Setup of lane 1:
==> flow/design.v (excerpt) <==
module CicFilter
#(
	parameter N = 4,	 
	parameter M = 1,	 
	parameter InDataWidth	=	14,
	parameter OutDataWidth	=	32,
	parameter DecimCntWidth	=	7
)
(
	input Clk_i,
	input Rst_i,
	input [2:0]	DecimFactor_i,
	input [InDataWidth-1:0] Data_i,
	input DataNd_i,
	output [OutDataWidth-1:0] Data_o,
	output DataValid_o
);
Size in the first run: roughly 5100 cells after synthesis, ~400 flip-flops, about 53 I/O pins, about 32000 sq um of cells after synthesis.
clock: 2.0 ns
lec_check: 0
abc_area: 1
cap_margin: 5
cell_pad_in_sites_detail_placement: 0
core_aspect_ratio: 1.09
core_margin: 2
core_utilization: 72
cts_cluster_diameter: 325
cts_cluster_size: 15
gpl_routability_driven: 1
hold_slack_margin: 0.29
max_routing_layer: met5
min_routing_layer: met1
place_density: 0.44
setup_slack_margin: -0.07
slew_margin: 20
tns_end_percent: 90
run.sh (not shown) runs the stock make flow with config.mk's settings and CLKGATE_MAP_FILE=.
Although lane 1 finished all stages, its layout failed final checks on setup timing.
#### Input delta (lane 2 over lane 1)
Settings: TNS_END_PERCENT no longer set, was 90; CELL_PAD_IN_SITES_DETAIL_PLACEMENT no longer set, was 0; SETUP_SLACK_MARGIN no longer set, was -0.07; CORE_ASPECT_RATIO no longer set, was 1.09; GPL_ROUTABILITY_DRIVEN no longer set, was 1; CAP_MARGIN now 20, was 5; HOLD_SLACK_MARGIN no longer set, was 0.29; MAX_ROUTING_LAYER no longer set, was met5; PLACE_DENSITY no longer set, was 0.44; CTS_CLUSTER_DIAMETER no longer set, was 325; ABC_AREA no longer set, was 1; CTS_CLUSTER_SIZE now 22, was 15; MIN_ROUTING_LAYER no longer set, was met1; the clock period (ns, I/O delays scaled along) now 3.04, was 2.0.
## What came out
Complete run, failing final checks: lane 2, reason setup timing. The area of all placed cells without fillers in lane 2 was lower than what lane 1 gave. Final worst-path cycle share (lane 2 over lane 1): decrease, 2.1 points. Lane 2 against lane 1: floorplan net count shows a reduction of about 40%; combinational gate area shows a reduction of 15%.
--- input diff lane 2..lane 3 ---
Settings: CTS_CLUSTER_SIZE: 22 -> unset; PLACE_DENSITY: unset -> 0.35; SETUP_SLACK_MARGIN: unset -> 0.84; the clock period (ns, I/O delays scaled along): 3.04 -> 2.92.
- Seen in the log of lane 3: GRT-0232 during global routing, after which the run never completed.
- Lane 3 against lane 2: HPWL reported at the end of detailed placement has increased, placed cell area has increased, area of the placeable core has remained practically unchanged, count of hold-fix buffers inserted at cts has remained practically unchanged, post-synthesis compound-gate area fraction has remained practically unchanged.
- Post-CTS setup buffer count (lane 3 over lane 2): increase, 128
- Between lane 3 and lane 2, it is lane 3 whose routability-driven placement congestion ratio is lower, by 0.031.
- On overall die area, lane 2 and lane 3 are neck and neck.
diff inputs: lane 3 => lane 4
Settings: clearing SETUP_SLACK_MARGIN, which used to be 0.84; clearing PLACE_DENSITY, which used to be 0.35; swapping 72 for 40 in CORE_UTILIZATION; swapping 2.92 for 4.0 in the clock period (ns, I/O delays scaled along).
--- outcome ---
- Lane 4 went all the way through the flow, and no timing, DRC or antenna check failed.
- Post-synthesis xor/xnor area fraction came out exactly the same in lane 3 and lane 4.
- Compared lane 3 against lane 4; number of distinct library cells after synthesis within noise.
- Changes observed in lane 4 relative to lane 3: total instance count after detailed placement rose by 8.3%, count of buffers added by post-CTS timing repair for setup fell by 129, total die size went up by about 80%, die height increased by about 33% relative to the old numbers.
- Higher initial standard-cell utilization of the core among lane 3 and lane 4: lane 3
- Lane 4 vs lane 3 — routability congestion estimate dropped 0.052.
- Against lane 3, lane 4 reports a number of core rows that is higher.
- In lane 4 relative to lane 3, TritonCTS buffer count had gone up by a little under 10%.

========
Setup of juniper:
CicFilter again, from the RTL that the note above started with.
clock: 1.87 ns
lec_check: 0
abc_area: 1
cap_margin: 20
core_margin: 2
core_utilization: 72
cts_cluster_diameter: 237
cts_cluster_size: 99
place_density: 0.38
slew_margin: 20
tns_end_percent: 10
The log for juniper ends in global routing (5_1_grt) with error GRT-0232, so the run never completed.
Input-level comparison between maple and juniper:
- CTS_CLUSTER_DIAMETER no longer set, was 237
- ABC_AREA no longer set, was 1
- PLACE_DENSITY now 0.35, was 0.38
- CTS_CLUSTER_SIZE no longer set, was 99
- SETUP_SLACK_MARGIN now 0.87, previously not set
- TNS_END_PERCENT no longer set, was 10
- the clock period (ns, I/O delays scaled along) now 2.92, was 1.87
==> results <==
- Stage in which a tool error killed maple: global routing (5_1_grt).
- maple — die extent in y 19 um lower, juniper as reference
- Relative to juniper, the x dimension of the die of maple is lower by 19 um.
- Going from juniper to maple, the chip area line of the yosys report was found to have gone down by about 17%.
- Diff juniper and maple: die area higher in juniper
- maple vs juniper: simple-gate share of the synthesized area down
- The number of placed instances with taps included in maple is 0.59 times that in juniper.
- NOTE area after detailed placement juniper->maple decreased by more than 10%
- Measured against maple, the synthesized cell count of juniper comes out at 1.7 times the reference value.
- Against juniper, maple comes in 11 points higher on compound-gate portion of the synthesized area.
- Compared with juniper, maple shows count of standard-cell rows lower by 7.
[inputs] pepper vs maple
- an added CTS_CLUSTER_DIAMETER of 395
- an added PLACE_DENSITY_LB_ADDON of 0.24
- a deleted PLACE_DENSITY that had been 0.35
- a change of SETUP_SLACK_MARGIN from 0.87 to -0.14
- an added CTS_CLUSTER_SIZE of 14
- a change of the clock period (ns, I/O delays scaled along) from 2.92 to 1.54
Notes after the runs:
- Compared with maple, in pepper total nets after synthesis neither gained nor lost much; area of the core region shows no meaningful change.
- Weighted congestion reported at the end of routability-driven placement sits higher in pepper than in maple.
- [compare] base=maple new=pepper: simple-gate area share of the yosys netlist essentially unchanged; placement-stage cell area rose 5800 um2; cell count after placement saw an increase; final HPWL from detailed placement went up.
- pepper got as far as clock tree synthesis (4_1_cts), where a tool error ended the run.
- pepper falls short of maple in worst slack at placement.
[inputs] nickel vs pepper
- clearing SETUP_SLACK_MARGIN, which used to be -0.14
- swapping 395 for 358 in CTS_CLUSTER_DIAMETER
- clearing PLACE_DENSITY_LB_ADDON, which used to be 0.24
- swapping 14 for 22 in CTS_CLUSTER_SIZE
- putting HOLD_SLACK_MARGIN at -0.07 where nothing was set
- swapping 1.54 for 2.88 in the clock period (ns, I/O delays scaled along)
[summary]
- nickel -> stages 100% | layout checks FAIL | setup timing
- Going from pepper to nickel, number of placed instances, taps included went down; standard cell area after detailed placement went down; fraction of registers with async set or reset after synthesis did not really move.
- pepper -> nickel: post-synth design cell area delta 0, exact match
- HPWL after detailed placement of nickel falls short of that of pepper by more than a quarter.
## Diff of input files: garnet against nickel
- clearing HOLD_SLACK_MARGIN, which used to be -0.07
- clearing CTS_CLUSTER_SIZE, which used to be 22
- swapping 20 for 25 in SLEW_MARGIN
- swapping 72 for 21 in CORE_UTILIZATION
- clearing CTS_CLUSTER_DIAMETER, which used to be 358
- swapping 2.88 for 4.0 in the clock period (ns, I/O delays scaled along)
--- outcome ---
The flow did not stop early for garnet: all stages ran, and the layout cleared the timing, DRC and antenna checks. The run showing the greater clock skew is nickel. Delta (garnet minus nickel): fmax went down; global-route wire length before repair went down. The share of cell area taken by flip-flops and latches in garnet sits 0.93 points above the value recorded for nickel. Summed negative setup slack over all endpoints: garnet vs nickel up 5.31 ns. garnet vs nickel on post-route clock period utilization: garnet is the lower one. The aggregate routed wire length in nickel is 1.5 times that in garnet.
--- input diff garnet..violet ---
- a change of SLEW_MARGIN from 25 to 20
- a change of CORE_UTILIZATION from 21 to 66
- a change of the clock period (ns, I/O delays scaled along) from 4.0 to 3.6
==> comparison <==
violet vs. garnet: met2 wire length went up by about 40%. Post-route fraction of the period consumed by the critical path in violet is 8.2 points above garnet. Of garnet and violet, the higher number of DRC violations after detailed-routing iteration 0 belongs to garnet. Summary of the comparison: multi-input gate share of total cell area is higher in violet, relative to garnet. Diff garnet -> violet: fraction of area in clock buffers and inverters did not really move; flip-flop count did not really move; worst setup slack shows a reduction of 0.35 ns.
